## router
module router #(
    parameter AXIS_DATA_WIDTH = 40,
    parameter ID_WIDTH = 4,
    parameter CHANNEL_NUMBER = 5,
    parameter BUFFER_LENGTH = 8,
    parameter MAX_ROUTERS_X = 4,
    parameter MAX_ROUTERS_X_WIDTH
    = $clog2(MAX_ROUTERS_X),
    parameter MAX_ROUTERS_Y = 4,
    parameter MAX_ROUTERS_Y_WIDTH
    = $clog2(MAX_ROUTERS_Y),
    parameter ROUTER_X = 1,
    parameter ROUTER_Y = 2,
    parameter STRB_WIDTH = AXIS_DATA_WIDTH/8
)(
    input  clk_i, rst_n_i,
    input  logic [CHANNEL_NUMBER*AXIS_DATA_WIDTH-1:0] in_tdata_i,
    input  logic [CHANNEL_NUMBER*STRB_WIDTH-1:0]      in_tstrb_i,
    input  logic [CHANNEL_NUMBER*STRB_WIDTH-1:0]      in_tkeep_i,
    input  logic [CHANNEL_NUMBER-1:0]                 in_tlast_i,
    input  logic [CHANNEL_NUMBER*ID_WIDTH-1:0]        in_tid_i,
    input  logic [CHANNEL_NUMBER-1:0]                 in_tvalid_i,
    output logic [CHANNEL_NUMBER-1:0]                 in_tready_o,
    output logic [CHANNEL_NUMBER*AXIS_DATA_WIDTH-1:0] out_tdata_o,
    output logic [CHANNEL_NUMBER*STRB_WIDTH-1:0]      out_tstrb_o,
    output logic [CHANNEL_NUMBER*STRB_WIDTH-1:0]      out_tkeep_o,
    output logic [CHANNEL_NUMBER-1:0]                 out_tlast_o,
    output logic [CHANNEL_NUMBER*ID_WIDTH-1:0]        out_tid_o,
    output logic [CHANNEL_NUMBER-1:0]                 out_tvalid_o,
    input  logic [CHANNEL_NUMBER-1:0]                 out_tready_i
);
Settings: LEC_CHECK=0, ABC_AREA=0, CAP_MARGIN=20, CELL_PAD_IN_SITES_GLOBAL_PLACEMENT=3, CORE_ASPECT_RATIO=1.64, CORE_MARGIN=2, CORE_UTILIZATION=41, HOLD_SLACK_MARGIN=0.24, MAX_ROUTING_LAYER=met4, MIN_ROUTING_LAYER=met1, PLACE_DENSITY=0.7, SETUP_SLACK_MARGIN=0.2, SLEW_MARGIN=20, TNS_END_PERCENT=85; clock period 9.99 ns.
run.sh (not shown) runs the stock make flow with config.mk's settings and CLKGATE_MAP_FILE=.
Next try:
ABC_AREA = unset   (was 0)
CELL_PAD_IN_SITES_GLOBAL_PLACEMENT = unset   (was 3)
CORE_ASPECT_RATIO = unset   (was 1.64)
CORE_UTILIZATION = 45   (was 41)
HOLD_SLACK_MARGIN = unset   (was 0.24)
MAX_ROUTING_LAYER = unset   (was met4)
MIN_ROUTING_LAYER = unset   (was met1)
PLACE_DENSITY = 0.6   (was 0.7)
SETUP_SLACK_MARGIN = unset   (was 0.2)
TNS_END_PERCENT = unset   (was 85)
clock period = 7.4 ns   (was 9.99 ns; I/O delays follow)
What happened: Routed wire length drops by 9.6%; clock power climbs by about 34%; core utilization climbs by 5.0 points; global-route usage drops by 1.1 points; sequential cell count stays the same; worst hold slack hardly moves; total power climbs by 34%; setup slack is worse by 0.69 ns; design area climbs by about 0.4%; area after synthesis does not change; register-to-register slack is worse by 1.5 ns.
Next try:
CORE_UTILIZATION = 66   (was 45)
clock period = 4.11 ns   (was 7.4 ns; I/O delays follow)
Outcome:
- This time the run completed and failed the layout checks on setup timing
- area after synthesis is unchanged
- count of clock-buffer cells in the layout is lower by 22
- hold slack got worse by 0.41 ns
- design area is higher by 6.6%
- utilization is higher by 30 points
- clock skew is lower by 0.0049 ns
- total power is higher by 120%
- first-iteration DRC count is higher by 54%

Starting RTL as in the previous note.
export LEC_CHECK = 0
export ABC_AREA = 0
export CAP_MARGIN = 20
export CELL_PAD_IN_SITES_GLOBAL_PLACEMENT = 2
export CORE_ASPECT_RATIO = 1.35
export CORE_MARGIN = 4
export CORE_UTILIZATION = 55
export CTS_CLUSTER_DIAMETER = 157
export GPL_TIMING_DRIVEN = 0
export MIN_ROUTING_LAYER = met2
export PLACE_DENSITY_LB_ADDON = 0.17
export SLEW_MARGIN = 15
export TNS_END_PERCENT = 25
create_clock -name core_clock -period 7.5 [get_ports {clk_i}]
The baseline completed and failed the layout checks on setup timing.
Change:
Settings changed: ABC_AREA 0 to not set, CELL_PAD_IN_SITES_GLOBAL_PLACEMENT 2 to not set, CORE_ASPECT_RATIO 1.35 to not set, CORE_MARGIN 4 to 2, CORE_UTILIZATION 55 to 69, CTS_CLUSTER_DIAMETER 157 to not set, CTS_CLUSTER_SIZE set to 41, GPL_TIMING_DRIVEN 0 to not set, MIN_ROUTING_LAYER met2 to not set, PLACE_DENSITY_LB_ADDON 0.17 to not set, SETUP_SLACK_MARGIN set to 0.93, SLEW_MARGIN 15 to 20, TNS_END_PERCENT 25 to not set.
Clock period 7.5 ns to 4.11 ns, I/O delays scaled along.
The changed run finished but failed the layout checks on setup timing; worst setup slack loses 1900 ps; via count is lower by about a fifth; die area fell by about a fifth.
Change:
Settings changed: CAP_MARGIN 20 to 5, CORE_ASPECT_RATIO set to 0.53, CORE_UTILIZATION 69 to 72, PLACE_DENSITY_LB_ADDON set to 0.0, SETUP_SLACK_MARGIN 0.93 to 1.21.
Result: The new run failed in detailed placement, error DPL-0033; die size went down by 4.0%; synthesized area does not change; synthesized cell count stays the same.
Change:
Settings changed: CAP_MARGIN 5 to 20, CORE_ASPECT_RATIO 0.53 to not set, CORE_UTILIZATION 72 to 70.
The changed run finished but fails on setup timing; die area rose by a few percent; synthesized area stays the same; synthesized cell count is unchanged.
Power and IR drop assume default switching activity.
